[flow/design.v]
`timescale 1ns / 1ps
module compl_mul(
   input logic clk_i, 
   input logic srst_i,
   input logic signed [17:0]data_a_i_i,   
   input logic signed [17:0]data_a_q_i,   
   input logic signed [17:0]data_b_i_i,   
   input logic signed [17:0]data_b_q_i,   
   output  logic signed  [36:0]data_i_o,    
   output  logic signed [36:0]data_q_o     
   );
   logic signed [35:0] prod_ii, prod_iq, prod_qi, prod_qq;
   assign prod_ii = data_a_i_i * data_b_i_i;
   assign prod_qq = data_a_q_i * data_b_q_i;
   assign prod_iq = data_a_i_i * data_b_q_i;
   assign prod_qi = data_a_q_i * data_b_i_i;
   always_ff@(posedge clk_i) begin
       if(srst_i)begin
           data_i_o<=0;
           data_q_o<=0;
       end
       else begin
           data_i_o<=prod_ii-prod_qq;
           data_q_o<=prod_iq+prod_qi;
       end
   end
endmodule
[flow/run.sh]
#!/bin/bash
# the make line also repeats each setting of config.mk as NAME=value (left out here)
make -C /OpenROAD-flow-scripts/flow DESIGN_CONFIG=/design/flow/config.mk WORK_HOME=/design/flow/orfs CLKGATE_MAP_FILE= finish
[flow/config.mk]
export PLATFORM = sky130hd
export DESIGN_NAME = compl_mul
export DESIGN_NICKNAME = compl_mul
export VERILOG_FILES = /design/flow/design.v
export SDC_FILE = /design/flow/constraint.sdc
export NUM_CORES = 4
export LEC_CHECK = 0
export CAP_MARGIN = 20
export CORE_MARGIN = 2
export CORE_UTILIZATION = 65
export SLEW_MARGIN = 20
[flow/constraint.sdc]
create_clock -name core_clock -period 7.97 [get_ports {clk_i}]
set_input_delay 1.5940 -clock core_clock [delete_from_list [all_inputs] [get_ports {clk_i}]]
set_output_delay 1.5940 -clock core_clock [all_outputs]
set_load 0.01 [all_outputs]
==> job_summary.md, run 1 <==
## PnR job results

| Metric | Value |
|---|---|
| Adder Area Share | 65.7% |
| DR WL/cell | ~23 µm |
| Post-Synthesis Cells | 5407 |
| Worst Path Max Fanout | 11 |
| Clk slew on worst S/H paths | approximately 70 ps |
| MUX area fraction | 0.0393% |
| Simple share | around 14% |
| Dominant cell area share | 57.8% |
| Die y size | 284 µm |
| Layout Utilization | about 83% |
| Hold Path Class | in -> reg |
| Post-synth top area cell | fa_1 |
| First-pass GRT wire length | 244000 µm |
| Synth cell types | between 50 and 60 |
| CTS tree | done |
| SO Viols | negative setup slack |
| Max-cap violations | 0 |
| WS Path Type | in -> reg |
| Core Footprint | 0.0775 mm² |
| Drt pass-1 iters | 8 |
| Share of flip-flops with an asynchronous set or reset | 0% |
| RSZ-0062 raised after global routing | yes |
| Clock tree buffer depth | 2 |
| Yosys synthesis chip area | roughly 0.051 mm² |
| Yosys cell count | 5407 |
| Syn. warnings | 1 |
| Routability cong. | approximately 0.91 |
| Die area | 0.0806 mm² |
| CP endpoint kind | flip-flop |
| Root buf cell | clkbuf_16 |
| Initial Util | 65.7% |
| Worst Path Required | around 8200 ps |
| Buf/Inv on CP | 6 |
| Top cells by area | fa_1 (58%), inv_1 (11%), ha_1 (7.9%) |
| Num CTS Buffers | 9 |
| Vias in the first global route | about 43000 |
| Tool Warnings | 38 |
| Dominant flop cell | dfxtp_1 |
| Antenna-violating nets left | 0 |
| Post-route DRC | 0 |
| Via density | roughly 5.6 |
| Final worst path period need | approximately 8200 ps |
| Post-synthesis sequential area ratio | under 10% |
| Final WL | between 150000 and 200000 µm |
| Levels on crit path | 25 |
| DR iter-0 viols | ~3100 |
| Startpoint Class | primary input |
| Post-cts hold buffer count | 0 |
| Final setup fails | 21 |
| # nets final | about 8000 |
| Most frequent CP cell | fa_1 |
| Syn Nets | between 7000 and 8000 |
| Top-level I/O count | roughly 150 |
| PortBufs | roughly 150 |
| Met1 Wirelength | between 50000 and 60000 µm |
| Arrival @ worst endpoint | between 8000 and 9000 ps |
| WHS Endpoint | data_i_o[33] |
| Clock sinks | 74 |
| Via count | about 40000 |
| Synthesized area | about 0.051 mm² |
| Final worst path period share | 103% |
| Met3 WL | between 15000 and 20000 µm |
| Slowest CP cell | fa_2 |
| Die W | approximately 280 µm |
| Crit path max-delay family | adder cells |
| Worst slew margin | between 20 and 30% |
| Status | finished with violations |
| Yosys top cell by instances | inv_1 |
| Met2 wire len | around 75000 µm |
| Fmax | roughly 120 MHz |
| Sum of negative setup slack | -2530 ps |
| GRT Total Usage | 41.0% |
| CP endpoint | data_q_o[33] |
| Hold Path Depth | 2 |
| CTS H-Tree Depth | 3 |
| Crit path largest cell delay | approximately 600 ps |
| MI comb area | about 0.044 mm² |
| Area Growth Syn to Fin | 25.6% |
| Antenna violations before repair | 14 |
| Final Worst Setup Slack | -246 ps |
| Hold_ws | ~1700 ps |
| Number of enable flip-flop cells | 0 |
| Crit. Startpoint | data_a_q_i[11] |
| AND-OR/OR-AND share of the synthesized area | about 2.4% |
| Dominant comb cell | adder cells |
| Fillers | between 4000 and 5000 |
| Uppermost layer routed | met5 |
| Slew at the pin closest to its max-slew limit | between 1000 and 1500 ps |
| Post-DP HPWL | 110000 µm |
| Total congestion overflow | 0 |
| # rows | 102 |
| Post-synth top cells | inv_1 (1493), fa_1 (1470), nand2_1 (700) |
| Post-synthesis xor/xnor area fraction | approximately 1.7% |
| Endpoints failing hold | 0 |
| Hold Crit Start | srst_i |
| Flop area | 0.00148 mm² |
| Largest net degree at the start of global routing | 82 |
| Synth Register Bits | between 70 and 80 |
| Final max-slew violation count | 0 |
| Avg Cell Area, Syn | between 9 and 10 µm² |
## metrics by stage
step                      worst slack (ps)  cell area [µm²]  cells
final                                 -246            64000   7161
after global routing                  -411            64000   7153
after CTS                             -186            62000   7063
after detailed placement             -1120            58700   6907
after global placement               -1050            58700   6907
after floorplan                       -114            52100   5407
## layout make-up
type / count / area share, %
Clock inverter: 7 / 0.147
Tap cell: 1040 / 2.03
Clock buffer: 9 / 0.352
Timing Repair Buffer: 968 / 17.0
Sequential cell: 74 / 2.32
Antenna cell: 11 / 0.0430
Multi-Input combinational cell: 3558 / 69.4
Inverter: 1494 / 8.78
## per-layer routing
| layer | vias up | track usage [%] |
|---|---|---|
| met4 | 17 | 28.2 |
| met1 | 20240 | 49.1 |
| li1 | 16581 | - |
| met2 | 2175 | 64.6 |
| met5 | - | 0 |
| met3 | 817 | 11.4 |
## timing repair
action                                  4_1_cts  5_1_grt
gates resized                               508      379
endpoints found under the setup margin       42       40
gates cloned                                 56       10
buffers inserted                             86       82
pin swaps                                   132      216
==> run 2, diff against run 1 <==
ABC_AREA = 0   (was not set)
CAP_MARGIN = 40   (was 20)
CORE_ASPECT_RATIO = 0.98   (was not set)
CORE_UTILIZATION = 39   (was 65)
GPL_ROUTABILITY_DRIVEN = 0   (was not set)
MAX_ROUTING_LAYER = met4   (was not set)
MIN_ROUTING_LAYER = met2   (was not set)
SLEW_MARGIN = 0   (was 20)
TNS_END_PERCENT = 90   (was not set)
clock period = 11.9 ns   (was 7.97 ns; I/O delays follow)
==> job_summary.md, run 2 <==
## PnR job results

| Metric | Value |
|---|---|
| Startpoint Class | primary input (unchanged) |
| Post-synth top cells | inv_1 (1493), fa_1 (1470), nand2_1 (700) (unchanged) |
| Hold Path Class | in -> reg (unchanged) |
| Adder Area Share | 65.7% (unchanged) |
| Clk slew on worst S/H paths | 70 ps (about the same) |
| Fillers | 12792 (was 4675) |
| CTS resizes | 0 (was 508) |
| Synth cell types | 58 (unchanged) |
| Worst slew margin | 31.9% (was 30.0%) |
| Vias in the first global route | 55491 (was 43461) |
| Dominant cell area share | 57.8% (unchanged) |
| Dominant comb cell | adder cells (unchanged) |
| Avg Cell Area, Syn | 9.42 µm² (unchanged) |
| Yosys cell count | 5407 (unchanged) |
| GRT Total Usage | 32.9% (was 41.0%) |
| Via density | 6.32 (was 5.56) |
| Max-cap violations | 0 (unchanged) |
| Via count | 45456 (was 39830) |
| PortBufs | 147 (unchanged) |
| AND-OR/OR-AND share of the synthesized area | 2.39% (unchanged) |
| Synthesized area | 0.0509 mm² (unchanged) |
| # rows | 131 (was 102) |
| Final worst path period need | between 10000 and 15000 ps |
| Top cells by area | fa_1 (58%), inv_1 (11%), ha_1 (7.9%) (unchanged) |
| CTS tree | done (unchanged) |
| Antenna-violating nets left | 0 (unchanged) |
| Hold Path Depth | 2 (unchanged) |
| Drt pass-1 iters | 9 (was 8) |
| Flop area | 0.00148 mm² (unchanged) |
| Buf/Inv on CP | 5 (was 6) |
| Total congestion overflow | 0 (unchanged) |
| CP endpoint kind | flip-flop (unchanged) |
| Area Growth Syn to Fin | 8.56% (was 25.6%) |
| Die W | 369 µm (was 284 µm) |
| Post-synthesis xor/xnor area fraction | 1.70% (unchanged) |
| Most frequent CP cell | fa_1 (unchanged) |
| CP endpoint | data_q_o[30] (was data_q_o[33]) |
| DR WL/cell | 18.5 µm (was 22.9 µm) |
| Crit path max-delay family | adder cells (unchanged) |
| Slew at the pin closest to its max-slew limit | 1020 ps (was 1050 ps) |
| Crit. Startpoint | data_a_q_i[9] (was data_a_q_i[11]) |
| Crit path largest cell delay | 1140 ps (was 600 ps) |
| Endpoints failing hold | 0 (unchanged) |
| Core Footprint | 0.130 mm² (was 0.0775 mm²) |
| MI comb area | 0.0428 mm² (was 0.0444 mm²) |
| Clock tree buffer depth | 2 (unchanged) |
| Post-DP HPWL | 108000 µm (was 110000 µm) |
| Hold Crit Start | srst_i (unchanged) |
| Levels on crit path | 23 (was 25) |
| # nets final | 7303 (was 7972) |
| Tool Warnings | 33 (was 38) |
| Worst Path Required | 12190 ps (was 8230 ps) |
| Number of enable flip-flop cells | 0 (unchanged) |
| Worst Path Max Fanout | 20 (was 11) |
| Synth Register Bits | 74 (unchanged) |
| Post-cts hold buffer count | 0 (unchanged) |
| Post-route DRC | 0 (unchanged) |
| Antenna violations before repair | 3 (was 14) |
| Final max-slew violation count | 0 (unchanged) |
| Post-synth top area cell | fa_1 (unchanged) |
| Top-level I/O count | 148 (unchanged) |
| Post-synthesis sequential area ratio | 2.91% (unchanged) |
| Syn. warnings | 1 (unchanged) |
| First-pass GRT wire length | 217000 µm (was 244000 µm) |
| Yosys synthesis chip area | 0.0509 mm² (unchanged) |
| WHS Endpoint | data_i_o[35] (was data_i_o[33]) |
| RSZ-0062 raised after global routing | no (was yes) |
| Num CTS Buffers | 9 (unchanged) |
| MUX area fraction | 0.0393% (unchanged) |
| Final WL | 133000 µm (was 164000 µm) |
| Clock sinks | 74 (unchanged) |
| Final setup fails | 0 (was 21) |
| Status | complete, no violations (was finished with violations) |
| Worst-path cell chain | clkdlybuf4s50_1 -> buf_4 -> nand2_1 -> fa_1 -> inv_1 -> fa_1 -> fa_1 -> fa_1 -> fa_1 -> fa_1 -> fa_1 -> inv_1 -> fa_1 -> inv_1 -> ha_1 -> and3_1 -> nand2_1 -> o21ai_0 -> nor2_1 -> o21ai_0 -> a21boi_0 -> xnor2_1 -> nor2_1 |
| Yosys top cell by instances | inv_1 (unchanged) |
| CTS H-Tree Depth | 3 (unchanged) |
| Share of flip-flops with an asynchronous set or reset | 0% (unchanged) |
| Initial Util | 39.2% (was 65.7%) |
| Dominant flop cell | dfxtp_1 (unchanged) |
| WS Path Type | in -> reg (unchanged) |
| Slowest CP cell | clkdlybuf4s50_1 (was fa_2) |
| Die y size | 362 µm (was 284 µm) |
| Syn Nets | 7274 (unchanged) |
| Simple share | 14.2% (unchanged) |
| Post-Synthesis Cells | 5407 (unchanged) |
| Largest net degree at the start of global routing | 64 (was 82) |
| Post-CTS repair timing setup buffer count | 0 (was 86) |
| Root buf cell | clkbuf_16 (unchanged) |
| Arrival @ worst endpoint | 10920 ps (was 8470 ps) |
| Die area | 0.134 mm² (was 0.0806 mm²) |
| DR iter-0 viols | 6320 (was 3131) |
| Sum of negative setup slack | 0 ps (was -2530 ps) |
| Final worst path period share | 89.4% (was 103%) |
| Hold_ws | 2270 ps (was 1750 ps) |
| Fmax | about 94 MHz |
==> run 2: layout make-up <==
class / count / area share, %
tap: 1729 / 3.91
clock buffer: 11 / 0.421
multi-input combinational: 3558 / 77.4
sequential: 74 / 2.68
antenna: 27 / 0.122
clock inverter: 5 / 0.186
inverter: 1494 / 10.1
timing repair buffer: 299 / 5.15
==> run 2: per-stage QoR <==
| step | setup WS [ps] | area (µm²) | util, % | std cells |
|---|---|---|---|---|
| floorplan | 2420 | 50900 | - | 5407 |
| global placement | 910 | 54500 | 42.0 | 7132 |
| detailed placement | 862 | 54700 | 42.1 | 7143 |
| CTS | 1280 | 55000 | 42.4 | 7159 |
| global route | 719 | 55300 | 42.6 | 7181 |
| finish | 1260 | 55300 | 42.6 | 7197 |
==> run 2: per-layer routing <==
metal	track usage [%]	up-vias	share of wire [%]
met1	-	18132	0
li1	-	15156	-
met2	37.3	11091	50
met3	44.5	1077	41
met5	-	-	0
met4	4.15	0	8.7
==> run 3, diff against run 2 <==
ABC_AREA = not set   (was 0)
CAP_MARGIN = 20   (was 40)
CORE_ASPECT_RATIO = not set   (was 0.98)
CORE_UTILIZATION = 66   (was 39)
GPL_ROUTABILITY_DRIVEN = not set   (was 0)
MAX_ROUTING_LAYER = not set   (was met4)
MIN_ROUTING_LAYER = not set   (was met2)
SLEW_MARGIN = 20   (was 0)
TNS_END_PERCENT = not set   (was 90)
clock period = 9.14 ns   (was 11.9 ns; I/O delays follow)
==> job_summary.md, run 3 <==
## PnR job results

| Metric | Value |
|---|---|
| Syn. warnings | 1 (unchanged) |
| Adder Area Share | 65.7% (unchanged) |
| Post-Synthesis Cells | 5407 (unchanged) |
| Post-synthesis sequential area ratio | 2.91% (unchanged) |
| Vias in the first global route | 40496 (was 55491) |
| Initial Util | 66.8% (was 39.2%) |
| Avg Cell Area, Syn | 9.42 µm² (unchanged) |
| Clk slew on worst S/H paths | 70 ps (about the same) |
| Dominant comb cell | adder cells (unchanged) |
| Layout Utilization | 75.6% (was 42.6%) |
| Synth Register Bits | 74 (unchanged) |
| Clock sinks | 74 (unchanged) |
| Final Worst Setup Slack | 190 ps (was 1260 ps) |
| Most frequent CP cell | fa_1 (unchanged) |
| Post-synthesis xor/xnor area fraction | 1.70% (unchanged) |
| Status | complete, no violations (unchanged) |
| AND-OR/OR-AND share of the synthesized area | 2.39% (unchanged) |
| Area Growth Syn to Fin | 13.1% (was 8.56%) |
| Crit path largest cell delay | 620 ps (was 1140 ps) |
| DR iter-0 viols | 2203 (was 6320) |
| Synth cell types | 58 (unchanged) |
| Yosys cell count | 5407 (unchanged) |
| Antenna violations before repair | 5 (was 3) |
| Dominant flop cell | dfxtp_1 (unchanged) |
| CP endpoint | data_q_o[33] (was data_q_o[30]) |
| Max-cap violations | 0 (unchanged) |
| DR WL/cell | 18.8 µm (was 18.5 µm) |
| Sum of negative setup slack | 0 ps (unchanged) |
| CTS tree | done (unchanged) |
| Clock tree buffer depth | 2 (unchanged) |
| MI comb area | 0.0429 mm² (was 0.0428 mm²) |
| Yosys top cell by instances | inv_1 (unchanged) |
| Total congestion overflow | 0 (unchanged) |
| Yosys synthesis chip area | 0.0509 mm² (unchanged) |
| Die area | 0.0794 mm² (was 0.134 mm²) |
| Arrival @ worst endpoint | 9210 ps (was 10920 ps) |
| Final worst path period share | 97.9% (was 89.4%) |
| Flop area | 0.00148 mm² (unchanged) |
| Final worst path period need | a little under 9000 ps |
| Post-cts hold buffer count | 0 (unchanged) |
| # nets final | 7598 (was 7303) |
| Antenna-violating nets left | 0 (unchanged) |
| Synthesized area | 0.0509 mm² (unchanged) |
| Endpoints failing hold | 0 (unchanged) |
| Hold Path Class | in -> reg (unchanged) |
| Via count | 36024 (was 45456) |
| Simple share | 14.2% (unchanged) |
| Tool Warnings | 36 (was 33) |
| # rows | 101 (was 131) |
| Startpoint Class | primary input (unchanged) |
| Largest net degree at the start of global routing | 50 (was 64) |
| Post-DP HPWL | 108000 µm (about the same) |
| Place WS | -277 ps (was 862 ps) |
| Levels on crit path | 25 (was 23) |
| Fillers | 5683 (was 12792) |
| Via density | 5.32 (was 6.32) |
| Uppermost layer routed | met5 (was met4) |
| First-pass GRT wire length | 213000 µm (was 217000 µm) |
| Root buf cell | clkbuf_16 (unchanged) |
| RSZ-0062 raised after global routing | yes (was no) |
| CTS H-Tree Depth | 3 (unchanged) |
| Worst slew margin | 54.5% (was 31.9%) |
| MUX area fraction | 0.0393% (unchanged) |
| Fmax | around 110 MHz |
| Top-level I/O count | 148 (unchanged) |
| Routability cong. | around 0.9 |
| Share of flip-flops with an asynchronous set or reset | 0% (unchanged) |
| Drt pass-1 iters | 5 (was 9) |
| Post-synth top area cell | fa_1 (unchanged) |
| Number of enable flip-flop cells | 0 (unchanged) |
| Slowest CP cell | fa_1 (was clkdlybuf4s50_1) |
| Hold Crit Start | srst_i (unchanged) |
| Top cells by area | fa_1 (58%), inv_1 (11%), ha_1 (7.9%) (unchanged) |
| Num CTS Buffers | 9 (unchanged) |
| CP endpoint kind | flip-flop (unchanged) |
| Crit path max-delay family | adder cells (unchanged) |
| Met2 wire len | 62900 µm (was 67300 µm) |
| Hold_ws | 1820 ps (was 2270 ps) |
| Worst Path Required | 9400 ps (was 12190 ps) |
| Post-route DRC | 0 (unchanged) |
| Hold Path Depth | 2 (unchanged) |
| Final WL | 127000 µm (was 133000 µm) |
| Core Footprint | 0.0762 mm² (was 0.130 mm²) |
| WS Path Type | in -> reg (unchanged) |
| Syn Nets | 7274 (unchanged) |
| WHS Endpoint | data_i_o[35] (unchanged) |
| Slew at the pin closest to its max-slew limit | 683 ps (was 1020 ps) |
| GRT Total Usage | 35.5% (was 32.9%) |
| Final max-slew violation count | 0 (unchanged) |
| Worst Path Max Fanout | 10 (was 20) |
| Post-synth top cells | inv_1 (1493), fa_1 (1470), nand2_1 (700) (unchanged) |
| Crit. Startpoint | data_b_i_i[4] (was data_a_q_i[9]) |
| Final setup fails | 0 (unchanged) |
| Die W | 282 µm (was 369 µm) |
| Met3 WL | 9280 µm (was 54400 µm) |
| Dominant cell area share | 57.8% (unchanged) |
| PortBufs | 147 (unchanged) |
| Met1 Wirelength | 47600 µm (was 0 µm) |
| Buf/Inv on CP | 6 (was 5) |
| Die y size | 282 µm (was 362 µm) |
run 3: final cells by class:
| type | instances | area share [%] |
|---|---|---|
| Multi-Input combinational cell | 3558 | 74.5 |
| Timing Repair Buffer | 594 | 10.4 |
| Inverter | 1494 | 9.74 |
| Sequential cell | 74 | 2.57 |
| Tap cell | 1030 | 2.24 |
| Clock buffer | 10 | 0.397 |
| Clock inverter | 6 | 0.200 |
| Antenna cell | 3 | 0.0130 |
run 3: what timing repair did:
| item | CTS | global route |
|---|---|---|
| buffers inserted | 0 | 1 |
| endpoints found under the hold margin | 0 | 0 |
| endpoints found under the setup margin | 0 | 23 |
| gates resized | 0 | 37 |
run 3: metal layers:
layer | up-vias | GRT usage (%)
met5 | - | 0
li1 | 15786 | -
met1 | 18610 | 45.4
met2 | 1308 | 59.7
met3 | 316 | 5.63
met4 | 4 | 17.2
run 3: through the flow:
| step | cells | cell area (µm²) |
|---|---|---|
| 3_5_place_dp | 6749 | 57100 |
| 2_1_floorplan | 5407 | 50900 |
| 6_report | 6769 | 57600 |
| 5_1_grt | 6766 | 57600 |
| 3_3_place_gp | 6749 | 57100 |
| 4_1_cts | 6765 | 57500 |
==> run 4, diff against run 3 <==
ABC_AREA = 1   (was not set)
CELL_PAD_IN_SITES_GLOBAL_PLACEMENT = 1   (was not set)
CORE_ASPECT_RATIO = 1.27   (was not set)
CORE_UTILIZATION = 48   (was 66)
CTS_CLUSTER_DIAMETER = 280   (was not set)
CTS_CLUSTER_SIZE = 48   (was not set)
clock period = 16.0 ns   (was 9.14 ns; I/O delays follow)
==> job_summary.md, run 4 <==
## PnR job results

| Metric | Value |
|---|---|
| Status | complete, no violations (unchanged) |
| Syn Nets | 8347 (was 7274) |
| Post-Synthesis Cells | 6480 (was 5407) |
| Via count | 39153 (was 36024) |
| Post-DP HPWL | 131000 µm (was 108000 µm) |
| Final Worst Setup Slack | 5150 ps (was 190 ps) |
| Num CTS Buffers | 9 (unchanged) |
| Max-cap violations | 0 (unchanged) |
| Startpoint Class | primary input (unchanged) |
| Arrival @ worst endpoint | 11160 ps (was 9210 ps) |
| AND-OR/OR-AND share of the synthesized area | 2.61% (was 2.39%) |
| Post-synthesis xor/xnor area fraction | 0.444% (was 1.70%) |
| DR WL/cell | 21.0 µm (was 18.8 µm) |
| Post-synthesis sequential area ratio | 2.78% (was 2.91%) |
| WS Path Type | in -> reg (unchanged) |
| Die area | 0.114 mm² (was 0.0794 mm²) |
| Layout Utilization | 51.1% (was 75.6%) |
| # diodes | 0 (was 3) |
| Levels on crit path | 21 (was 25) |
| Sum of negative setup slack | 0 ps (unchanged) |
| Final worst path period need | 10850 ps |
| # nets final | 8285 (was 7598) |
| Slew at the pin closest to its max-slew limit | 1010 ps (was 683 ps) |
| Cell area after layout | 0.0561 mm² (was 0.0576 mm²) |
| Endpoints failing hold | 0 (unchanged) |
| Final setup fails | 0 (unchanged) |
| Most frequent CP cell | fa_1 (unchanged) |
| Simple share | 13.8% (was 14.2%) |
| Hold Path Class | in -> reg (unchanged) |
| Avg Cell Area, Syn | 8.22 µm² (was 9.42 µm²) |
| Dominant cell area share | 55.3% (was 57.8%) |
| Antenna-violating nets left | 0 (unchanged) |
| DR iter-0 viols | 2417 (was 2203) |
| Syn. warnings | 1 (unchanged) |
| Top cells by area | fa_1 (55%), inv_1 (15%), nand2_1 (11%) (was fa_1 (58%), inv_1 (11%), ha_1 (7.9%)) |
| Dominant flop cell | dfxtp_1 (unchanged) |
| Tool Warnings | 35 (was 36) |
| Yosys top cell by instances | inv_1 (unchanged) |
| Met3 WL | 7390 µm (was 9280 µm) |
| Number of enable flip-flop cells | 0 (unchanged) |
| Hold Path Depth | 3 (was 2) |
| Non-Filler Instances | 7882 (was 6769) |
| Crit path max-delay family | adder cells (unchanged) |
| Antenna violations before repair | 1 (was 5) |
| Crit path largest cell delay | 1140 ps (was 620 ps) |
| Drt pass-1 iters | 6 (was 5) |
| Final worst path period share | 67.8% (was 97.9%) |
| Die y size | 379 µm (was 282 µm) |
| Post-route DRC | 0 (unchanged) |
| Synth Register Bits | 74 (unchanged) |
| Fmax | between 90 and 100 MHz |
| CTS tree | done (unchanged) |
| Largest net degree at the start of global routing | 45 (was 50) |
| Via density | 4.97 (was 5.32) |
| Core Footprint | 0.110 mm² (was 0.0762 mm²) |
| Root buf cell | clkbuf_16 (unchanged) |
| # rows | 137 (was 101) |
| Final max-slew violation count | 0 (unchanged) |
| Met2 wire len | 85500 µm (was 62900 µm) |
| Dominant comb cell | adder cells (unchanged) |
| Slowest CP cell | fa_1 (unchanged) |
| First-pass GRT wire length | 260000 µm (was 213000 µm) |
| WHS Endpoint | data_q_o[2] (was data_i_o[35]) |
| MUX area fraction | 0% (was 0.0393%) |
| Final WL | 165000 µm (was 127000 µm) |
| CP endpoint kind | flip-flop (unchanged) |
| Post-cts hold buffer count | 0 (unchanged) |
| GRT Total Usage | 31.0% (was 35.5%) |
| Yosys cell count | 6480 (was 5407) |
| Synth cell types | 47 (was 58) |
| Hold Crit Start | srst_i (unchanged) |
| Share of flip-flops with an asynchronous set or reset | 0% (unchanged) |
| Routability cong. | 0.891 (was 0.900) |
| Fillers | 10855 (was 5683) |
| Post-synth top cells | inv_1 (2184), nand2_1 (1531), fa_1 (1470) (was inv_1 (1493), fa_1 (1470), nand2_1 (700)) |
| Worst slew margin | 32.7% (was 54.5%) |
| Crit. Startpoint | data_a_q_i[17] (was data_b_i_i[4]) |
| MI comb area | 0.0424 mm² (was 0.0429 mm²) |
| Clock sinks | 74 (unchanged) |
| CP endpoint | data_q_o[24] (was data_q_o[33]) |
| RSZ-0062 raised after global routing | no (was yes) |
| Total congestion overflow | 0 (unchanged) |
| Worst Path Max Fanout | 36 (was 10) |
| Adder Area Share | 62.8% (was 65.7%) |
| Vias in the first global route | 42937 (was 40496) |
| Buf/Inv on CP | 5 (was 6) |
| Clk slew on worst S/H paths | 90 ps (was 70 ps) |
| Top-level I/O count | 148 (unchanged) |
| Die W | 300 µm (was 282 µm) |
| Post-synth top area cell | fa_1 (unchanged) |
| Area Growth Syn to Fin | 5.41% (was 13.1%) |
| Clock tree buffer depth | 2 (unchanged) |
| Place WS | 4870 ps (was -277 ps) |
| Synthesized area | 0.0533 mm² (was 0.0509 mm²) |
| Initial Util | 48.5% (was 66.8%) |
| CTS H-Tree Depth | 3 (unchanged) |
| PortBufs | 147 (unchanged) |
| Worst Path Required | 16310 ps (was 9400 ps) |
| Yosys synthesis chip area | 0.0533 mm² (was 0.0509 mm²) |
| Uppermost layer routed | met5 (unchanged) |
| Worst-path cell chain | clkdlybuf4s50_1 -> buf_4 -> nand2_1 -> fa_1 -> fa_1 -> inv_1 -> fa_1 -> fa_1 -> fa_1 -> fa_1 -> fa_1 -> inv_1 -> fa_1 -> inv_1 -> ha_1 -> nand2_1 -> nor4_2 -> nand3_1 -> o21ai_1 -> nor2_1 -> nor2_1 |
| CTS resizes | 0 (unchanged) |
| Dpl cell area | 0.0558 mm² (was 0.0571 mm²) |
| Met1 Wirelength | 67200 µm (was 47600 µm) |
| Dpl cells | 7866 (was 6749) |
| Post-CTS repair timing setup buffer count | 0 (unchanged) |
| Flop area | 0.00148 mm² (unchanged) |
run 4: cell type report:
type,count,share of cell area [%]
repair buffers,222,3.31
well taps,1459,3.25
flip-flops and latches,74,2.64
inverters,2189,14.6
clock buffers,10,0.408
multi-input cells,3922,75.6
clock inverters,6,0.160
run 4: through the flow:
step,hold WS [ps]
final,3450
after detailed placement,3870
after global placement,3860
after global routing,3440
after floorplan,3500
after CTS,3410
run 4: layer usage:
metal / global-route usage [%] / up-vias
met5: 0 / -
met4: 8.82 / 2
met3: 2.55 / 185
met2: 55.3 / 992
met1: 40.4 / 20397
li1: - / 17577
==> run 5, diff against run 4 <==
ABC_AREA = not set   (was 1)
CELL_PAD_IN_SITES_GLOBAL_PLACEMENT = not set   (was 1)
CORE_ASPECT_RATIO = not set   (was 1.27)
CORE_UTILIZATION = 66   (was 48)
CTS_CLUSTER_DIAMETER = 29   (was 280)
CTS_CLUSTER_SIZE = 36   (was 48)
SETUP_SLACK_MARGIN = 2.84   (was not set)
clock period = 9.48 ns   (was 16.0 ns; I/O delays follow)
==> job_summary.md, run 5 <==
## PnR job results

| Metric | Value |
|---|---|
| Most frequent CP cell | fa_1 (unchanged) |
| Place WS | 38.1 ps (was 4870 ps) |
| Antenna violations before repair | 10 (was 1) |
| Yosys top cell by instances | inv_1 (unchanged) |
| Adder Area Share | 65.7% (was 62.8%) |
| Dominant cell area share | 57.8% (was 55.3%) |
| Endpoints failing hold | 0 (unchanged) |
| Crit path max-delay family | adder cells (unchanged) |
| First-pass GRT wire length | 262000 µm (was 260000 µm) |
| Yosys synthesis chip area | 0.0509 mm² (was 0.0533 mm²) |
| Syn. warnings | 1 (unchanged) |
| Post-synth top cells | inv_1 (1493), fa_1 (1470), nand2_1 (700) (was inv_1 (2184), nand2_1 (1531), fa_1 (1470)) |
| Max-cap violations | 0 (unchanged) |
| Share of flip-flops with an asynchronous set or reset | 0% (unchanged) |
| Yosys cell count | 5407 (was 6480) |
| Crit path largest cell delay | 590 ps (was 1140 ps) |
| Sum of negative setup slack | 0 ps (unchanged) |
| Clk slew on worst S/H paths | 90 ps (about the same) |
| Fmax | about 120 MHz |
| CTS tree | done (unchanged) |
| Slowest CP cell | fa_1 (unchanged) |
| Die y size | 282 µm (was 379 µm) |
| DR WL/cell | 25.0 µm (was 21.0 µm) |
| # nets final | 7747 (was 8285) |
| Top cells by area | fa_1 (58%), inv_1 (11%), ha_1 (7.9%) (was fa_1 (55%), inv_1 (15%), nand2_1 (11%)) |
| Hold_ws | 1870 ps (was 3450 ps) |
| Hold Path Class | in -> reg (unchanged) |
| Startpoint Class | primary input (unchanged) |
| Post-synthesis xor/xnor area fraction | 1.70% (was 0.444%) |
| AND-OR/OR-AND share of the synthesized area | 2.39% (was 2.61%) |
| Total congestion overflow | 0 (unchanged) |
| Top-level I/O count | 148 (unchanged) |
| Num CTS Buffers | 9 (unchanged) |
| Synthesized area | 0.0509 mm² (was 0.0533 mm²) |
| Post-DP HPWL | 111000 µm (was 131000 µm) |
| MUX area fraction | 0.0393% (was 0%) |
| Final WL | 173000 µm (was 165000 µm) |
| Antenna-violating nets left | 0 (unchanged) |
| PortBufs | 147 (unchanged) |
| Via density | 5.78 (was 4.97) |
| Hold Crit Start | srst_i (unchanged) |
| Drt pass-1 iters | 5 (was 6) |
| Clock sinks | 74 (unchanged) |
| Final setup fails | 0 (unchanged) |
| Post-synth top area cell | fa_1 (unchanged) |
| Post-synthesis sequential area ratio | 2.91% (was 2.78%) |
| Dominant comb cell | adder cells (unchanged) |
| Area Growth Syn to Fin | 24.6% (was 5.41%) |
| Routability cong. | 1.07 (was 0.891) |
| Largest net degree at the start of global routing | 57 (was 45) |
| Synth Register Bits | 74 (unchanged) |
| Worst slew margin | 48.5% (was 32.7%) |
| Dpl cell area | 0.0561 mm² (was 0.0558 mm²) |
| Worst Path Required | 9740 ps (was 16310 ps) |
| Core Footprint | 0.0762 mm² (was 0.110 mm²) |
| Post-Synthesis Cells | 5407 (was 6480) |
| Final worst path period share | 91.1% (was 67.8%) |
| # rows | 101 (was 137) |
| Buf/Inv on CP | 8 (was 5) |
| WS Path Type | in -> reg (unchanged) |
| Fillers | 4534 (was 10855) |
| Number of enable flip-flop cells | 0 (unchanged) |
| CP endpoint | data_q_o[33] (was data_q_o[24]) |
| Synth cell types | 58 (was 47) |
| Slew at the pin closest to its max-slew limit | 772 ps (was 1010 ps) |
| Post-route DRC | 0 (unchanged) |
| Worst Path Max Fanout | 6 (was 36) |
| Final Worst Setup Slack | 846 ps (was 5150 ps) |
| Final worst path period need | between 8000 and 9000 ps |
| Die W | 282 µm (was 300 µm) |
| Initial Util | 66.8% (was 48.5%) |
| Root buf cell | clkbuf_16 (unchanged) |
| Hold Path Depth | 2 (was 3) |
| WHS Endpoint | data_i_o[27] (was data_q_o[2]) |
| CP endpoint kind | flip-flop (unchanged) |
| Cell area after layout | 0.0634 mm² (was 0.0561 mm²) |
| Levels on crit path | 27 (was 21) |
| GRT Total Usage | 45.9% (was 31.0%) |
| CTS H-Tree Depth | 3 (unchanged) |
| Syn Nets | 7274 (was 8347) |
| RSZ-0062 raised after global routing | yes (was no) |
| Status | complete, no violations (unchanged) |
| Avg Cell Area, Syn | 9.42 µm² (was 8.22 µm²) |
| Arrival @ worst endpoint | 8890 ps (was 11160 ps) |
| Vias in the first global route | 44324 (was 42937) |
| Clock tree buffer depth | 2 (unchanged) |
| Simple share | 14.2% (was 13.8%) |
| DR iter-0 viols | 3576 (was 2417) |
| Tool Warnings | 38 (was 35) |
| Crit. Startpoint | data_b_q_i[5] (was data_a_q_i[17]) |
| Via count | 40017 (was 39153) |
| Dominant flop cell | dfxtp_1 (unchanged) |
| Final max-slew violation count | 0 (unchanged) |
| Die area | 0.0794 mm² (was 0.114 mm²) |
run 5: final cells by class:
class                   count  area (µm²)  area share, %
diodes                     11        27.5         0.0434
clock buffers               9         225          0.355
clock inverters             7        76.3          0.120
inverters                1494        5620           8.86
multi-input cells        3558       45100           71.2
flip-flops and latches     74        1480           2.33
well taps                1030        1290           2.03
repair buffers            743        9580           15.1
run 5: per-stage QoR:
stage               util (%)  std cells
floorplan                  -       5407
global placement        73.6       6518
detailed placement      73.6       6518
CTS                     81.2       6818
global route            83.2       6915
finish                  83.3       6926
run 5: per-layer routing:
layer / global-route usage, % / up-vias / wire length (µm)
li1: - / 16143 / -
met1: 52.8 / 20345 / 55000
met2: 70.6 / 2566 / 78200
met3: 16.0 / 959 / 21800
met4: 35.9 / 4 / 18100
met5: 0 / - / 31
run 5: what timing repair did:
action | 4_1_cts | 5_1_grt
hold buffers | 0 | 0
gates cloned | 65 | 9
resized | 765 | 211
pin swaps | 297 | 176
setup endpoints to repair | 61 | 60
setup buffers | 219 | 88
==> run 6, diff against run 5 <==
ABC_AREA = 1   (was not set)
CAP_MARGIN = 10   (was 20)
CELL_PAD_IN_SITES_DETAIL_PLACEMENT = 0   (was not set)
CELL_PAD_IN_SITES_GLOBAL_PLACEMENT = 3   (was not set)
CORE_UTILIZATION = 42   (was 66)
CTS_CLUSTER_DIAMETER = 256   (was 29)
CTS_CLUSTER_SIZE = 73   (was 36)
GPL_TIMING_DRIVEN = 0   (was not set)
PLACE_DENSITY_LB_ADDON = 0.29   (was not set)
SETUP_SLACK_MARGIN = not set   (was 2.84)
TNS_END_PERCENT = 25   (was not set)
clock period = 13.3 ns   (was 9.48 ns; I/O delays follow)
==> job_summary.md, run 6 <==
## PnR job results

| Metric | Value |
|---|---|
| Status | complete, no violations (unchanged) |
| WHS Endpoint | data_i_o[0] (was data_i_o[27]) |
| Hold Path Depth | 3 (was 2) |
| Sum of negative setup slack | 0 ps (unchanged) |
| Levels on crit path | 27 (unchanged) |
| Total congestion overflow | 0 (unchanged) |
| Post-synthesis xor/xnor area fraction | 0.444% (was 1.70%) |
| Worst Path Max Fanout | 11 (was 6) |
| Final setup fails | 0 (unchanged) |
| Tool Warnings | 33 (was 38) |
| Via count | 42991 (was 40017) |
| Endpoints failing hold | 0 (unchanged) |
| Final WL | 244000 µm (was 173000 µm) |
| Worst slew margin | 12.3% (was 48.5%) |
| Most frequent CP cell | fa_1 (unchanged) |
| Yosys synthesis chip area | 0.0533 mm² (was 0.0509 mm²) |
| Post-synth top cells | inv_1 (2184), nand2_1 (1531), fa_1 (1470) (was inv_1 (1493), fa_1 (1470), nand2_1 (700)) |
| Crit. Startpoint | data_a_q_i[17] (was data_b_q_i[5]) |
| Clock tree buffer depth | 2 (unchanged) |
| # nets final | 8438 (was 7747) |
| Slew at the pin closest to its max-slew limit | 1320 ps (was 772 ps) |
| Clock sinks | 74 (unchanged) |
| DR WL/cell | 29.6 µm (was 25.0 µm) |
| Top cells by area | fa_1 (55%), inv_1 (15%), nand2_1 (11%) (was fa_1 (58%), inv_1 (11%), ha_1 (7.9%)) |
| Final worst path period share | 86.7% (was 91.1%) |
| AND-OR/OR-AND share of the synthesized area | 2.61% (was 2.39%) |
| Startpoint Class | primary input (unchanged) |
| Largest net degree at the start of global routing | 14 (was 57) |
| Core Footprint | 0.126 mm² (was 0.0762 mm²) |
| Synth Register Bits | 74 (unchanged) |
| Top-level I/O count | 148 (unchanged) |
| Crit path max-delay family | adder cells (unchanged) |
| Antenna-violating nets left | 0 (unchanged) |
| Fmax | 86.7 MHz |
| Drt pass-1 iters | 5 (unchanged) |
| Die W | 360 µm (was 282 µm) |
| Syn Nets | 8347 (was 7274) |
| CP endpoint | data_i_o[28] (was data_q_o[33]) |
| Post-synth top area cell | fa_1 (unchanged) |
| CTS H-Tree Depth | 3 (unchanged) |
| Max-cap violations | 0 (unchanged) |
| Dominant flop cell | dfxtp_1 (unchanged) |
| Layout Utilization | 45.1% (was 83.3%) |
| PortBufs | 77 (was 147) |
| Via density | 5.22 (was 5.78) |
| Adder Area Share | 62.8% (was 65.7%) |
| Dominant cell area share | 55.3% (was 57.8%) |
| Synth cell types | 47 (was 58) |
| Hold_ws | 3220 ps (was 1870 ps) |
| Num CTS Buffers | 9 (unchanged) |
| Dpl cell area | 0.0563 mm² (was 0.0561 mm²) |
| Post-cts hold buffer count | 0 (unchanged) |
| Post-route DRC | 0 (unchanged) |
| Die area | 0.130 mm² (was 0.0794 mm²) |
| Share of flip-flops with an asynchronous set or reset | 0% (unchanged) |
| Crit path largest cell delay | 890 ps (was 590 ps) |
| CTS resizes | 0 (was 765) |
| Post-Synthesis Cells | 6480 (was 5407) |
| GRT Total Usage | 38.6% (was 45.9%) |
| Hold Crit Start | srst_i (unchanged) |
| Number of enable flip-flop cells | 0 (unchanged) |
| Initial Util | 42.4% (was 66.8%) |
| CTS tree | done (unchanged) |
| Yosys cell count | 6480 (was 5407) |
| Area Growth Syn to Fin | 6.39% (was 24.6%) |
| Worst Path Required | 13540 ps (was 9740 ps) |
| RSZ-0062 raised after global routing | no (was yes) |
| Hold Path Class | in -> reg (unchanged) |
| Die y size | 360 µm (was 282 µm) |
| Buf/Inv on CP | 8 (unchanged) |
| Fillers | 13112 (was 4534) |
| Final worst path period need | 11530 ps |
| WS Path Type | in -> reg (unchanged) |
| Dominant comb cell | adder cells (unchanged) |
| Synthesized area | 0.0533 mm² (was 0.0509 mm²) |
| Clk slew on worst S/H paths | 60 ps (was 90 ps) |
| Post-DP HPWL | 202000 µm (was 111000 µm) |
| Yosys top cell by instances | inv_1 (unchanged) |
| Cell area after layout | 0.0567 mm² (was 0.0634 mm²) |
| Simple share | 13.8% (was 14.2%) |
| Syn. warnings | 1 (unchanged) |
| Avg Cell Area, Syn | 8.22 µm² (was 9.42 µm²) |
| Slowest CP cell | buf_1 (was fa_1) |
| First-pass GRT wire length | 342000 µm (was 262000 µm) |
| Routability cong. | 1.03 (was 1.07) |
| Final max-slew violation count | 0 (unchanged) |
| DR iter-0 viols | 4471 (was 3576) |
| Post-synthesis sequential area ratio | 2.78% (was 2.91%) |
| Root buf cell | clkbuf_16 (unchanged) |
| Antenna violations before repair | 23 (was 10) |
| CP endpoint kind | flip-flop (unchanged) |
| Arrival @ worst endpoint | 11780 ps (was 8890 ps) |
| # rows | 130 (was 101) |
| Post-CTS repair timing setup buffer count | 0 (was 219) |
| MUX area fraction | 0% (was 0.0393%) |
| Vias in the first global route | 43820 (was 44324) |
==> run 6: area by class of cell <==
cell class / count / area (µm²) / share of cell area (%)
well taps: 1650 / 2060 / 3.64
inverters: 2189 / 8220 / 14.5
repair buffers: 80 / 841 / 1.48
clock buffers: 9 / 225 / 0.397
clock inverters: 7 / 92.6 / 0.163
multi-input cells: 3922 / 42400 / 74.9
plain buffers: 295 / 1280 / 2.26
flip-flops and latches: 74 / 1480 / 2.61
diodes: 10 / 25.0 / 0.0442
==> run 6: layer usage <==
layer,vias up,track usage [%],part of all wire [%]
met2,2170,55.9,42
met5,-,0,0.034
met4,14,21.7,7.4
met1,22448,51.9,40
li1,17924,-,-
met3,435,10.9,11
==> run 6: metrics by stage <==
step	worst slack [ps]	std cells
after floorplan	4110	6480
after global placement	1240	8207
after detailed placement	1500	8210
after CTS	1850	8226
after global routing	1370	8227
final	1770	8236
==> run 7, diff against run 6 <==
ABC_AREA = not set   (was 1)
CAP_MARGIN = 20   (was 10)
CELL_PAD_IN_SITES_GLOBAL_PLACEMENT = 0   (was 3)
CORE_UTILIZATION = 70   (was 42)
CTS_CLUSTER_DIAMETER = 363   (was 256)
CTS_CLUSTER_SIZE = 37   (was 73)
GPL_TIMING_DRIVEN = 1   (was 0)
PLACE_DENSITY_LB_ADDON = not set   (was 0.29)
SETUP_SLACK_MARGIN = 0.58   (was not set)
TNS_END_PERCENT = not set   (was 25)
clock period = 7.94 ns   (was 13.3 ns; I/O delays follow)
==> job_summary.md, run 7 <==
## PnR job results

| Metric | Value |
|---|---|
| Core Footprint | 0.0717 mm² (was 0.126 mm²) |
| Dominant comb cell | adder cells (unchanged) |
| Via count | 44369 (was 42991) |
| Slowest CP cell | fa_1 (was buf_1) |
| Drt pass-1 iters | 7 (was 5) |
| Dominant flop cell | dfxtp_1 (unchanged) |
| Post-synthesis xor/xnor area fraction | 1.70% (was 0.444%) |
| Via density | 6.16 (was 5.22) |
| Die area | 0.0749 mm² (was 0.130 mm²) |
| Status | finished with violations (was complete, no violations) |
| Yosys top cell by instances | inv_1 (unchanged) |
| SO Viols | negative setup slack |
| Fillers | 2858 (was 13112) |
| Die y size | 274 µm (was 360 µm) |
| Slew at the pin closest to its max-slew limit | 1110 ps (was 1320 ps) |
| Buf/Inv on CP | 10 (was 8) |
| Antenna violations before repair | 23 (unchanged) |
| Crit. Startpoint | data_b_q_i[9] (was data_a_q_i[17]) |
| Synth cell types | 58 (was 47) |
| Tool Warnings | 38 (was 33) |
| Worst slew margin | 25.9% (was 12.3%) |
| GRT Total Usage | 51.6% (was 38.6%) |
| Final Worst Setup Slack | -689 ps (was 1770 ps) |
| Final max-slew violation count | 0 (unchanged) |
| DR iter-0 viols | 5193 (was 4471) |
| Max-cap violations | 0 (unchanged) |
| Worst Path Required | 8200 ps (was 13540 ps) |
| Largest net degree at the start of global routing | 82 (was 14) |
| Number of enable flip-flop cells | 0 (unchanged) |
| Root buf cell | clkbuf_16 (unchanged) |
| Hold Path Depth | 2 (was 3) |
| Hold Path Class | in -> reg (unchanged) |
| Post-route DRC | 0 (unchanged) |
| DR WL/cell | 27.4 µm (was 29.6 µm) |
| Hold Crit Start | srst_i (unchanged) |
| Top cells by area | fa_1 (58%), inv_1 (11%), ha_1 (7.9%) (was fa_1 (55%), inv_1 (15%), nand2_1 (11%)) |
| MUX area fraction | 0.0393% (was 0%) |
| Yosys cell count | 5407 (was 6480) |
| Post-Synthesis Cells | 5407 (was 6480) |
| RSZ-0062 raised after global routing | yes (was no) |
| # rows | 98 (was 130) |
| Avg Cell Area, Syn | 9.42 µm² (was 8.22 µm²) |
| PortBufs | 147 (was 77) |
| Initial Util | 71.0% (was 42.4%) |
| Arrival @ worst endpoint | 8890 ps (was 11780 ps) |
| Yosys synthesis chip area | 0.0509 mm² (was 0.0533 mm²) |
| Routability cong. | 1.03 (about the same) |
| Final worst path period share | 109% (was 86.7%) |
| Adder Area Share | 65.7% (was 62.8%) |
| CP endpoint | data_q_o[33] (was data_i_o[28]) |
| Vias in the first global route | 48633 (was 43820) |
| Hold_ws | 1810 ps (was 3220 ps) |
| Syn. warnings | 1 (unchanged) |
| Final worst path period need | between 8000 and 9000 ps |
| Share of flip-flops with an asynchronous set or reset | 0% (unchanged) |
| Syn Nets | 7274 (was 8347) |
| Crit path max-delay family | adder cells (unchanged) |
| Final WL | 197000 µm (was 244000 µm) |
| Clock tree buffer depth | 2 (unchanged) |
| Clk slew on worst S/H paths | 80 ps (was 60 ps) |
| Worst Path Max Fanout | 6 (was 11) |
| Sum of negative setup slack | -15160 ps (was 0 ps) |
| Crit path largest cell delay | 680 ps (was 890 ps) |
| Post-synth top cells | inv_1 (1493), fa_1 (1470), nand2_1 (700) (was inv_1 (2184), nand2_1 (1531), fa_1 (1470)) |
| Num CTS Buffers | 9 (unchanged) |
| Antenna-violating nets left | 0 (unchanged) |
| Fmax | about 120 MHz |
| # nets final | 8091 (was 8438) |
| Place WS | -1280 ps (was 1500 ps) |
| Most frequent CP cell | fa_1 (unchanged) |
| Area Growth Syn to Fin | 27.8% (was 6.39%) |
| Post-synthesis sequential area ratio | 2.91% (was 2.78%) |
| Endpoints failing hold | 0 (unchanged) |
| First-pass GRT wire length | 279000 µm (was 342000 µm) |
| Clock sinks | 74 (unchanged) |
| Simple share | 14.2% (was 13.8%) |
| WHS Endpoint | data_i_o[28] (was data_i_o[0]) |
| Post-synth top area cell | fa_1 (unchanged) |
| Dominant cell area share | 57.8% (was 55.3%) |
| Top-level I/O count | 148 (unchanged) |
| AND-OR/OR-AND share of the synthesized area | 2.39% (was 2.61%) |
| Total congestion overflow | 0 (unchanged) |
| Synth Register Bits | 74 (unchanged) |
| Post-DP HPWL | 127000 µm (was 202000 µm) |
| Synthesized area | 0.0509 mm² (was 0.0533 mm²) |
| CTS tree | done (unchanged) |
| Levels on crit path | 27 (unchanged) |
| WS Path Type | in -> reg (unchanged) |
| Die W | 274 µm (was 360 µm) |
| Final setup fails | 38 (was 0) |
| CTS H-Tree Depth | 3 (unchanged) |
| Startpoint Class | primary input (unchanged) |
| CP endpoint kind | flip-flop (unchanged) |
-- run 7: cell type report --
cell class | count | area, µm² | share of cell area [%]
Multi-Input combinational cell | 3558 | 45000 | 69.2
Timing Repair Buffer | 1087 | 11400 | 17.5
Inverter | 1494 | 5620 | 8.63
Sequential cell | 74 | 1480 | 2.28
Tap cell | 950 | 1190 | 1.83
Clock buffer | 10 | 239 | 0.367
Clock inverter | 6 | 90.1 | 0.138
Antenna cell | 19 | 47.5 | 0.0730
-- run 7: per-stage QoR --
step,utilization [%],instance area [µm²],instances
after floorplan,-,53100,5407
after global placement,82.7,59300,6861
after detailed placement,82.7,59300,6861
after CTS,88.7,63600,7116
after global routing,90.7,65100,7185
final,90.7,65100,7198
-- run 7: timing repair --
item                       in CTS  in global routing
resized                       642                288
cloned                         31                  2
buffers inserted              208                 61
hold buffers                    0                  0
pin swaps                     274                257
setup endpoints to repair      53                 53
-- run 7: routing by layer --
metal	vias up	GRT usage [%]	part of all wire (%)
met5	-	0	0.21
met2	3930	78.8	44
li1	16830	-	-
met4	26	45.5	13
met3	1855	21.3	14
met1	21728	55.4	29
==> run 8, diff against run 7 <==
CORE_UTILIZATION = 72   (was 70)
CTS_CLUSTER_DIAMETER = 194   (was 363)
CTS_CLUSTER_SIZE = 47   (was 37)
PLACE_DENSITY_LB_ADDON = 0.29   (was not set)
clock period = 8.2 ns   (was 7.94 ns; I/O delays follow)
==> job_summary.md, run 8 <==
### Yosys + OpenROAD results

| Metric | Value |
|---|---|
| Root buf cell | clkbuf_16 (unchanged) |
| Total congestion overflow | between 90 and 100 |
| First error | [ERROR GRT-0116] Global routing finished with congestion. Check the congestion regions in the DRC Viewer. |
| Syn Nets | 7274 (unchanged) |
| Post-synthesis xor/xnor area fraction | 1.70% (unchanged) |
| Dominant cell area share | 57.8% (unchanged) |
| Die y size | 270 µm (was 274 µm) |
| Num CTS Buffers | 9 (unchanged) |
| Dominant flop cell | dfxtp_1 (unchanged) |
| Synth cell types | 58 (unchanged) |
| Top-level I/O count | 148 (unchanged) |
| Post-Synthesis Cells | 5407 (unchanged) |
| Routability cong. | 0.977 (was 1.03) |
| Place WS | -882 ps (was -1280 ps) |
| Status | did not finish (was finished with violations) |
| Adder Area Share | 65.7% (unchanged) |
| Simple share | 14.2% (unchanged) |
| Yosys top cell by instances | inv_1 (unchanged) |
| Number of enable flip-flop cells | 0 (unchanged) |
| Avg Cell Area, Syn | 9.42 µm² (unchanged) |
| Yosys cell count | 5407 (unchanged) |
| PortBufs | 147 (unchanged) |
| CTS H-Tree Depth | 3 (unchanged) |
| Die area | 0.0729 mm² (was 0.0749 mm²) |
| AND-OR/OR-AND share of the synthesized area | 2.39% (unchanged) |
| MUX area fraction | 0.0393% (unchanged) |
| Post-DP HPWL | 118000 µm (was 127000 µm) |
| Clock tree buffer depth | 2 (unchanged) |
| Initial Util | 72.7% (was 71.0%) |
| Synthesized area | 0.0509 mm² (unchanged) |
| Syn. warnings | 1 (unchanged) |
| Die W | 270 µm (was 274 µm) |
| Failed at | global routing |
| Clock sinks | 74 (unchanged) |
| # rows | 97 (was 98) |
| Core Footprint | 0.0700 mm² (was 0.0717 mm²) |
| Dpl cell area | 0.0581 mm² (was 0.0593 mm²) |
| Post-synthesis sequential area ratio | 2.91% (unchanged) |
| Dominant comb cell | adder cells (unchanged) |
| Post-synth top cells | inv_1 (1493), fa_1 (1470), nand2_1 (700) (unchanged) |
| GRT Total Usage | between 70% and 80% |
| Top cells by area | fa_1 (58%), inv_1 (11%), ha_1 (7.9%) (unchanged) |
| Yosys synthesis chip area | 0.0509 mm² (unchanged) |
| Share of flip-flops with an asynchronous set or reset | 0% (unchanged) |
| Post-synth top area cell | fa_1 (unchanged) |
| Synth Register Bits | 74 (unchanged) |
run 8: per-layer routing:
| metal | GRT overflow | track usage, % |
|---|---|---|
| met1 | 1 | 73.9 |
| met2 | 46 | 91.1 |
| met3 | 2 | 60.1 |
| met4 | 42 | 78.4 |
| met5 | 0 | 23.0 |
run 8: timing repair:
| item | CTS |
|---|---|
| resized | 818 |
| hold buffers | 0 |
| hold endpoints to repair | 0 |
| pin swaps | 353 |
| cloned | 44 |
| buffers inserted | 271 |
| endpoints found under the setup margin | 51 |
run 8: metrics by stage:
stage / instances / hold slack [ps] / util, %
4_1_cts: 7083 / 1590 / 91.5
3_5_place_dp: 6752 / 2010 / 83.0
3_3_place_gp: 6752 / 2000 / 83.0
2_1_floorplan: 5407 / 1940 / -
==> run 9, diff against run 8 <==
CELL_PAD_IN_SITES_DETAIL_PLACEMENT = not set   (was 0)
CELL_PAD_IN_SITES_GLOBAL_PLACEMENT = not set   (was 0)
CORE_UTILIZATION = 66   (was 72)
CTS_CLUSTER_DIAMETER = 29   (was 194)
CTS_CLUSTER_SIZE = 44   (was 47)
GPL_TIMING_DRIVEN = not set   (was 1)
PLACE_DENSITY_LB_ADDON = not set   (was 0.29)
SETUP_SLACK_MARGIN = 2.84   (was 0.58)
clock period = 10.4 ns   (was 8.2 ns; I/O delays follow)
==> job_summary.md, run 9 <==
## PnR job results

| Metric | Value |
|---|---|
| Status | complete, no violations (was did not finish) |
| Top cells by area | fa_1 (58%), inv_1 (11%), ha_1 (7.9%) (unchanged) |
| Worst Path Max Fanout | 5 |
| Yosys cell count | 5407 (unchanged) |
| Max-cap violations | 0 |
| Crit path max-delay family | adder cells |
| AND-OR/OR-AND share of the synthesized area | 2.39% (unchanged) |
| Die W | 282 µm (was 270 µm) |
| Worst Path Required | 10670 ps |
| Initial Util | 66.8% (was 72.7%) |
| # rows | 101 (was 97) |
| Crit. Startpoint | data_b_q_i[2] |
| Die area | 0.0794 mm² (was 0.0729 mm²) |
| Final max-slew violation count | 0 |
| Adder Area Share | 65.7% (unchanged) |
| Clk slew on worst S/H paths | approximately 80 ps |
| Yosys synthesis chip area | 0.0509 mm² (unchanged) |
| Drt pass-1 iters | 5 |
| RSZ-0062 raised after global routing | yes |
| Final worst path period share | roughly 84% |
| Slowest CP cell | fa_2 |
| Tool Warnings | 38 |
| Post-DP HPWL | 114000 µm (was 118000 µm) |
| Fmax | 115 MHz |
| MUX area fraction | 0.0393% (unchanged) |
| Arrival @ worst endpoint | ~9000 ps |
| Syn. warnings | 1 (unchanged) |
| Top-level I/O count | 148 (unchanged) |
| MI comb area | about 0.045 mm² |
| Buf/Inv on CP | 8 |
| Num CTS Buffers | 9 (unchanged) |
| Post-synth top cells | inv_1 (1493), fa_1 (1470), nand2_1 (700) (unchanged) |
| CP endpoint | data_q_o[33] |
| CP endpoint kind | flip-flop |
| # nets final | ~7600 |
| Dominant comb cell | adder cells (unchanged) |
| Slew at the pin closest to its max-slew limit | slightly below 700 ps |
| Simple share | 14.2% (unchanged) |
| Via density | a little under 6 |
| Post-Synthesis Cells | 5407 (unchanged) |
| PortBufs | 147 (unchanged) |
| Avg Cell Area, Syn | 9.42 µm² (unchanged) |
| Via count | 39256 |
| Hold Path Class | in -> reg |
| CTS tree | done |
| Flop area | between 0.001 and 0.0015 mm² |
| Antenna violations before repair | 15 |
| Die y size | 282 µm (was 270 µm) |
| Vias in the first global route | roughly 42000 |
| Endpoints failing hold | 0 |
| Post-synthesis sequential area ratio | 2.91% (unchanged) |
| First-pass GRT wire length | between 200000 and 300000 µm |
| Yosys top cell by instances | inv_1 (unchanged) |
| Non-Filler Instances | approximately 6800 |
| Number of enable flip-flop cells | 0 (unchanged) |
| Sum of negative setup slack | 0 ps |
| Root buf cell | clkbuf_16 (unchanged) |
| DR WL/cell | 24.9 µm |
| Area Growth Syn to Fin | 20.7% |
| Synthesized area | 0.0509 mm² (unchanged) |
| Post-synth top area cell | fa_1 (unchanged) |
| Hold Crit Start | srst_i |
| Routability cong. | 0.978 (was 0.977) |
| Final WL | roughly 170000 µm |
| Post-route DRC | 0 |
| Core Footprint | 0.0762 mm² (was 0.0700 mm²) |
| Total congestion overflow | 0 |
| DR iter-0 viols | between 3000 and 4000 |
| Most frequent CP cell | fa_1 |
| Final worst path period need | about 8700 ps |
| Fillers | between 4000 and 5000 |
| Post-synthesis xor/xnor area fraction | 1.70% (unchanged) |
| Synth cell types | 58 (unchanged) |
| Levels on crit path | 27 |
| Share of flip-flops with an asynchronous set or reset | 0% (unchanged) |
| Antenna-violating nets left | 0 |
| Dpl cells | 6463 (was 6752) |
| GRT Total Usage | about 44% |
| Clock tree buffer depth | 2 (unchanged) |
| Dominant cell area share | 57.8% (unchanged) |
| CTS H-Tree Depth | 3 (unchanged) |
| Hold Path Depth | 2 |
| Final setup fails | 0 |
| Dominant flop cell | dfxtp_1 (unchanged) |
| WHS Endpoint | data_i_o[27] |
| Startpoint Class | primary input |
| Clock sinks | 74 (unchanged) |
| WS Path Type | in -> reg |
| Syn Nets | 7274 (unchanged) |
| Worst slew margin | 54.0% |
| Synth Register Bits | 74 (unchanged) |
| Crit path largest cell delay | 590 ps |
| Largest net degree at the start of global routing | slightly below 50 |
-- run 9: per-stage QoR --
step / utilization (%) / setup slack, ps / hold WS (ps) / area (µm²)
detailed placement: 72.1 / 397 / 2540 / 55000
global placement: 72.1 / 425 / 2530 / 55000
global route: 80.6 / 1570 / 2150 / 61400
finish: 80.7 / 1680 / 2120 / 61500
floorplan: - / 1780 / 2380 / 53200
CTS: 77.6 / 1760 / 2120 / 59100
-- run 9: layer usage --
metal | GRT usage, % | up-vias | wire length, µm
met5 | 0 | - | 198
met4 | 34.0 | 10 | 18000
met3 | 14.3 | 852 | 20600
met2 | 67.8 | 2378 | 76300
met1 | 51.4 | 20141 | 54400
li1 | - | 15875 | -
-- run 9: repair_timing --
item / in CTS / in global routing
hold buffers: 0 / 0
gates cloned: 38 / 12
gates resized: 755 / 316
buffers inserted: 152 / 111
pin swaps: 188 / 233
setup endpoints to repair: 59 / 54
-- run 9: cell type report --
type                    instances  area share, %
inverters                    1494           9.17
well taps                    1030           2.10
flip-flops and latches         74           2.41
clock inverters                 7          0.202
clock buffers                   9          0.366
multi-input cells            3558           73.1
repair buffers                620           12.6
diodes                         17         0.0692
